## gemm_mem
module gemm_mem(
  input wire clk,
  input wire rst,
  input wire out_rdy,
  input wire v0__read_req_rdy,
  input wire [31:0] v0__read_resp,
  input wire v0__read_resp_vld,
  input wire v0__write_completion_vld,
  input wire v0__write_req_rdy,
  input wire [31:0] v0_in,
  input wire v0_in_vld,
  input wire v1__read_req_rdy,
  input wire [31:0] v1__read_resp,
  input wire v1__read_resp_vld,
  input wire v1__write_completion_vld,
  input wire v1__write_req_rdy,
  input wire [31:0] v1_in,
  input wire v1_in_vld,
  input wire [31:0] C_rd_data,
  output wire [31:0] out,
  output wire out_vld,
  output wire [3:0] v0__read_req,
  output wire v0__read_req_vld,
  output wire v0__read_resp_rdy,
  output wire v0__write_completion_rdy,
  output wire [35:0] v0__write_req,
  output wire v0__write_req_vld,
  output wire v0_in_rdy,
  output wire [3:0] v1__read_req,
  output wire v1__read_req_vld,
  output wire v1__read_resp_rdy,
  output wire v1__write_completion_rdy,
  output wire [35:0] v1__write_req,
  output wire v1__write_req_vld,
  output wire v1_in_rdy,
  output wire [3:0] C_rd_addr,
  output wire C_rd_en,
  output wire [3:0] C_wr_addr,
  output wire [31:0] C_wr_data,
  output wire C_wr_en
);
clock: 5.42 ns
lec_check: 0
abc_area: 1
cap_margin: 20
core_aspect_ratio: 1.03
core_margin: 2
core_utilization: 65
cts_cluster_diameter: 215
hold_slack_margin: -0.08
max_routing_layer: met4
place_density: 0.6
slew_margin: 20
run.sh (not shown) runs the stock make flow with config.mk's settings and CLKGATE_MAP_FILE=.
The starting point reached the layout checks and failed them: negative setup slack.
Then changed:
- CORE_UTILIZATION: 65 -> 70
- CTS_CLUSTER_DIAMETER: 215 -> default
- HOLD_SLACK_MARGIN: -0.08 -> default
- PLACE_DENSITY: 0.6 -> 0.76
- clock period: 5.42 -> 6.29 ns (I/O delays scaled with it)
Effect:
- The new run ran to the end with violations: negative setup slack
- count of clock-buffer cells in the layout came out higher by 6
- worst setup slack gets better by 200 ps
- wire length came out higher by 15%
- non-clock buffer count came out lower by 33
- worst hold slack stays flat
- sequential share of layout area came out higher by 0.28 points
- design area came out lower by 1.5%
- sequential cell count does not change
- power came out lower by 18%
- final cell count came out lower by 1.5%
- die size came out lower by 7.0%
Then changed:
- PLACE_DENSITY: 0.76 -> 0.6
- SETUP_SLACK_MARGIN: default -> 1.64
- clock period: 6.29 -> 5.67 ns (I/O delays scaled with it)
Outcome:
- The changed run never finished: it broke off in 5_1_grt, error ODB-0269
- synthesized area is unchanged
- synthesized cell count is unchanged
- die area is unchanged
Then changed:
- CORE_UTILIZATION: 70 -> 65
- SETUP_SLACK_MARGIN: 1.64 -> default
- clock period: 5.67 -> 6.66 ns (I/O delays scaled with it)
- The changed run completed with no timing, DRC or antenna violations
- synthesized cell count is unchanged
- die size goes up by 7.5%
- area after synthesis is unchanged

Starting RTL as in the previous note.
export LEC_CHECK = 0
export ABC_AREA = 1
export CAP_MARGIN = 20
export CELL_PAD_IN_SITES_GLOBAL_PLACEMENT = 1
export CORE_ASPECT_RATIO = 1.84
export CORE_MARGIN = 2
export CORE_UTILIZATION = 33
export CTS_CLUSTER_DIAMETER = 180
export MAX_ROUTING_LAYER = met4
export PLACE_DENSITY = 0.58
export SLEW_MARGIN = 20
export TNS_END_PERCENT = 65
create_clock -name core_clock -period 11.9 [get_ports {clk}]
==> next run, changes <==
Settings changed: CELL_PAD_IN_SITES_GLOBAL_PLACEMENT 1 to default, CORE_ASPECT_RATIO 1.84 to 0.96, CORE_UTILIZATION 33 to 57, CTS_CLUSTER_DIAMETER 180 to default, PLACE_DENSITY 0.58 to default, TNS_END_PERCENT 65 to default.
Clock period 11.9 ns to 8.24 ns, I/O delays scaled along.
Result: The new run went through all stages and came out clean; via count went up by a few percent; wire length is lower by roughly a tenth; count of clock-buffer cells in the layout went down by 1; power went up by well over a third; non-clock buffer count grows by 21.
==> next run, changes <==
Settings changed: CORE_UTILIZATION 57 to 65, SETUP_SLACK_MARGIN from default to -0.67.
Clock period 8.24 ns to 11.2 ns, I/O delays scaled along.
What happened: Synthesized cell count does not change; flip-flop count is unchanged; area after synthesis stays the same; power decreases by 31%; routed wire length drops by 5.7%; final area goes down by 1.5%; final cell count came out lower by 2.3%; via count rises by 0.72%.
==> next run, changes <==
Settings changed: CORE_UTILIZATION 65 to 57, CTS_CLUSTER_DIAMETER from default to 29, CTS_CLUSTER_SIZE from default to 84, SETUP_SLACK_MARGIN -0.67 to default.
Clock period 11.2 ns to 7.97 ns, I/O delays scaled along.
The changed run completed without violations. Clock skew came out higher by 52 ps. Via count barely changes. Area after synthesis does not change. Sequential power grows by 41%. Clock power grows to 3.1 times its value. Synthesized cell count is unchanged. Setup slack got worse by 3100 ps. Die size rises by about 14%. Wire length went up by 6.8%.
==> next run, changes <==
Settings changed: ABC_AREA 1 to default, CORE_ASPECT_RATIO 0.96 to default, CORE_UTILIZATION 57 to 65, CTS_CLUSTER_DIAMETER 29 to default, CTS_CLUSTER_SIZE 84 to default.
Clock period 7.97 ns to 6.2 ns, I/O delays scaled along.
=> With this change the flow finished but fails on negative setup slack; setup slack got worse by 1500 ps; wire length came out higher by 7.2%; hold slack is better by 8.6 ps; core utilization is higher by 14 points; register-to-register slack loses 1500 ps; power fell by 16%; sequential power went up by about 22%; non-clock buffer count increases by 200; synthesized area went down by about 4.5%; cell area rises by about 0.6%.

## run 1
Starting RTL as in the previous note.
clock: 8.08 ns
lec_check: 0
abc_area: 1
cap_margin: 10
cell_pad_in_sites_detail_placement: 1
cell_pad_in_sites_global_placement: 1
core_margin: 4
core_utilization: 62
gpl_timing_driven: 1
min_routing_layer: met2
place_density_lb_addon: 0.1
slew_margin: 30
tns_end_percent: 90
Seen in the log of run 1: FLW-0024 during 3_3_place_gp, after which the run never completed.
Edits applied to the flow inputs when going from run 1 to run 2:
# run 1
export LEC_CHECK = 0
export ABC_AREA = 1
export CAP_MARGIN = 10
export CELL_PAD_IN_SITES_DETAIL_PLACEMENT = 1
export CELL_PAD_IN_SITES_GLOBAL_PLACEMENT = 1
export CORE_MARGIN = 4
export CORE_UTILIZATION = 62
export GPL_TIMING_DRIVEN = 1
export MIN_ROUTING_LAYER = met2
export PLACE_DENSITY_LB_ADDON = 0.1
export SLEW_MARGIN = 30
export TNS_END_PERCENT = 90
create_clock -name core_clock -period 8.08 [get_ports {clk}]
# run 2
export LEC_CHECK = 0
export CAP_MARGIN = 20
export CELL_PAD_IN_SITES_DETAIL_PLACEMENT = 1
export CORE_MARGIN = 4
export CORE_UTILIZATION = 70
export GPL_TIMING_DRIVEN = 0
export SLEW_MARGIN = 20
create_clock -name core_clock -period 9.0 [get_ports {clk}]
- FAIL run 1 @ 3_3_place_gp: tool exited with error
- Run 2 did not finish; the tool stopped in 3_5_place_dp with error DPL-0033.
- Run 2 vs run 1: netlist area before placement down by a few percent
- Between run 2 and run 1, total die size is higher for run 1, run 2 comes in under that.
- Going from run 1 to run 2, the post-synthesis share of cell area spent on and, or, nand and nor gates was found to have gone up by 3.3 points.
### run 2 -> run 3
# run 2
export LEC_CHECK = 0
export CAP_MARGIN = 20
export CELL_PAD_IN_SITES_DETAIL_PLACEMENT = 1
export CORE_MARGIN = 4
export CORE_UTILIZATION = 70
export GPL_TIMING_DRIVEN = 0
export SLEW_MARGIN = 20
create_clock -name core_clock -period 9.0 [get_ports {clk}]
# run 3
export LEC_CHECK = 0
export CAP_MARGIN = 20
export CELL_PAD_IN_SITES_DETAIL_PLACEMENT = 1
export CORE_MARGIN = 2
export CORE_UTILIZATION = 37
export SLEW_MARGIN = 20
create_clock -name core_clock -period 9.0 [get_ports {clk}]
==> results <==
In summary, run 3 completed successfully, with a layout that passed the timing, design-rule and antenna checks. As far as synthesized cell count goes, run 3 and run 2 are indistinguishable; the numbers are identical. Run 3 -> run 2: and-or/or-and share of the synthesized area delta 0, exact match. Synthesized area per cell came out exactly the same in run 3 and run 2. Diff run 3..run 2 | register share after synthesis | unchanged. When run 3 is set beside run 2, its die area turns out to be 80% larger. Final weighted congestion in routability-driven placement ends up lower on run 3. Against run 2, height of the die in run 3 rose by more than a quarter. Run 3 and run 2 ended up with nearly the same number of port buffers. Looking only at overall die width, and setting everything else aside, the lower value of run 3 and run 2 goes to run 2. From run 2 to run 3, net count after synthesis did not move at all.
Modified inputs, run 4 compared to run 3
# run 3
export LEC_CHECK = 0
export CAP_MARGIN = 20
export CELL_PAD_IN_SITES_DETAIL_PLACEMENT = 1
export CORE_MARGIN = 2
export CORE_UTILIZATION = 37
export SLEW_MARGIN = 20
create_clock -name core_clock -period 9.0 [get_ports {clk}]
# run 4
export LEC_CHECK = 0
export ABC_AREA = 1
export CAP_MARGIN = 10
export CELL_PAD_IN_SITES_DETAIL_PLACEMENT = 1
export CELL_PAD_IN_SITES_GLOBAL_PLACEMENT = 1
export CORE_MARGIN = 4
export CORE_UTILIZATION = 26
export GPL_TIMING_DRIVEN = 0
export SLEW_MARGIN = 30
create_clock -name core_clock -period 9.0 [get_ports {clk}]
==> results <==
Final worst hold slack: run 3 vs run 4, no meaningful difference
The minimum clock period after layout of run 4 is higher than that of run 3.
Against run 3 as the reference, run 4 delivers a lower clock network area share.
Run 4 vs. run 3: ratio of routed vias to standard cells -about 11%, non-clock buffer count +171, detailed-routing wirelength on met1 +57%.
Cell area after layout ended up 6.6% higher on run 4 than on run 3.
Run 4 reports a higher number of global-route vias before repair than run 3 does.
On area growth from synthesis to layout, the lower figure sits with run 3, not run 4.
Relative to run 4, the following input files were edited for run 5:
# run 4
export LEC_CHECK = 0
export ABC_AREA = 1
export CAP_MARGIN = 10
export CELL_PAD_IN_SITES_DETAIL_PLACEMENT = 1
export CELL_PAD_IN_SITES_GLOBAL_PLACEMENT = 1
export CORE_MARGIN = 4
export CORE_UTILIZATION = 26
export GPL_TIMING_DRIVEN = 0
export SLEW_MARGIN = 30
create_clock -name core_clock -period 9.0 [get_ports {clk}]
# run 5
export LEC_CHECK = 0
export ABC_AREA = 0
export CAP_MARGIN = 5
export CELL_PAD_IN_SITES_GLOBAL_PLACEMENT = 1
export CORE_MARGIN = 2
export CORE_UTILIZATION = 67
export GPL_ROUTABILITY_DRIVEN = 1
export SETUP_SLACK_MARGIN = -0.45
export SLEW_MARGIN = 0
export TNS_END_PERCENT = 45
create_clock -name core_clock -period 9.0 [get_ports {clk}]
Findings:
Of run 4 and run 5, just one finished clean: run 4. What run 4 reported for mean post-synth cell area has to be multiplied by 1.18 to get the figure for run 5. Run 5 ended up with a lower cell total in the yosys stat output than run 4 did. For the area enclosed by the die boundary, run 5 came in about 60% lower than run 4 did. Sort run 4 and run 5 by gate count after technology mapping asc -> top: run 5. Compared with run 4, run 5 shows register share after synthesis higher by 0.77 points. Cell area after synthesis, run 4 and run 5, higher one = run 4.
Relative to run 5, the following input files were edited for run 6:
# run 5
export LEC_CHECK = 0
export ABC_AREA = 0
export CAP_MARGIN = 5
export CELL_PAD_IN_SITES_GLOBAL_PLACEMENT = 1
export CORE_MARGIN = 2
export CORE_UTILIZATION = 67
export GPL_ROUTABILITY_DRIVEN = 1
export SETUP_SLACK_MARGIN = -0.45
export SLEW_MARGIN = 0
export TNS_END_PERCENT = 45
create_clock -name core_clock -period 9.0 [get_ports {clk}]
# run 6
export LEC_CHECK = 0
export CAP_MARGIN = 20
export CORE_MARGIN = 2
export CORE_UTILIZATION = 58
export SLEW_MARGIN = 20
create_clock -name core_clock -period 5.1 [get_ports {clk}]
Findings:
Final checks on run 6, whose flow otherwise completed, came back failing, citing negative setup slack.
Across both runs, number of standard-cell rows in the floorplan was higher for run 6 than for run 5.
Diff run 6..run 5 | number of synthesized register bits | unchanged
Reported for run 6 and run 5, cell area after technology mapping turned out identical to the last digit.
The lower standard cell core area of run 6 and run 5 is in run 5.
Taking run 6 over run 5, the die area ratio works out to 1.15.
Diff run 5..run 6 | async set-or-reset flop fraction in the synthesized netlist | unchanged
Power figures rest on the tool's default switching activity, not on a simulated workload.
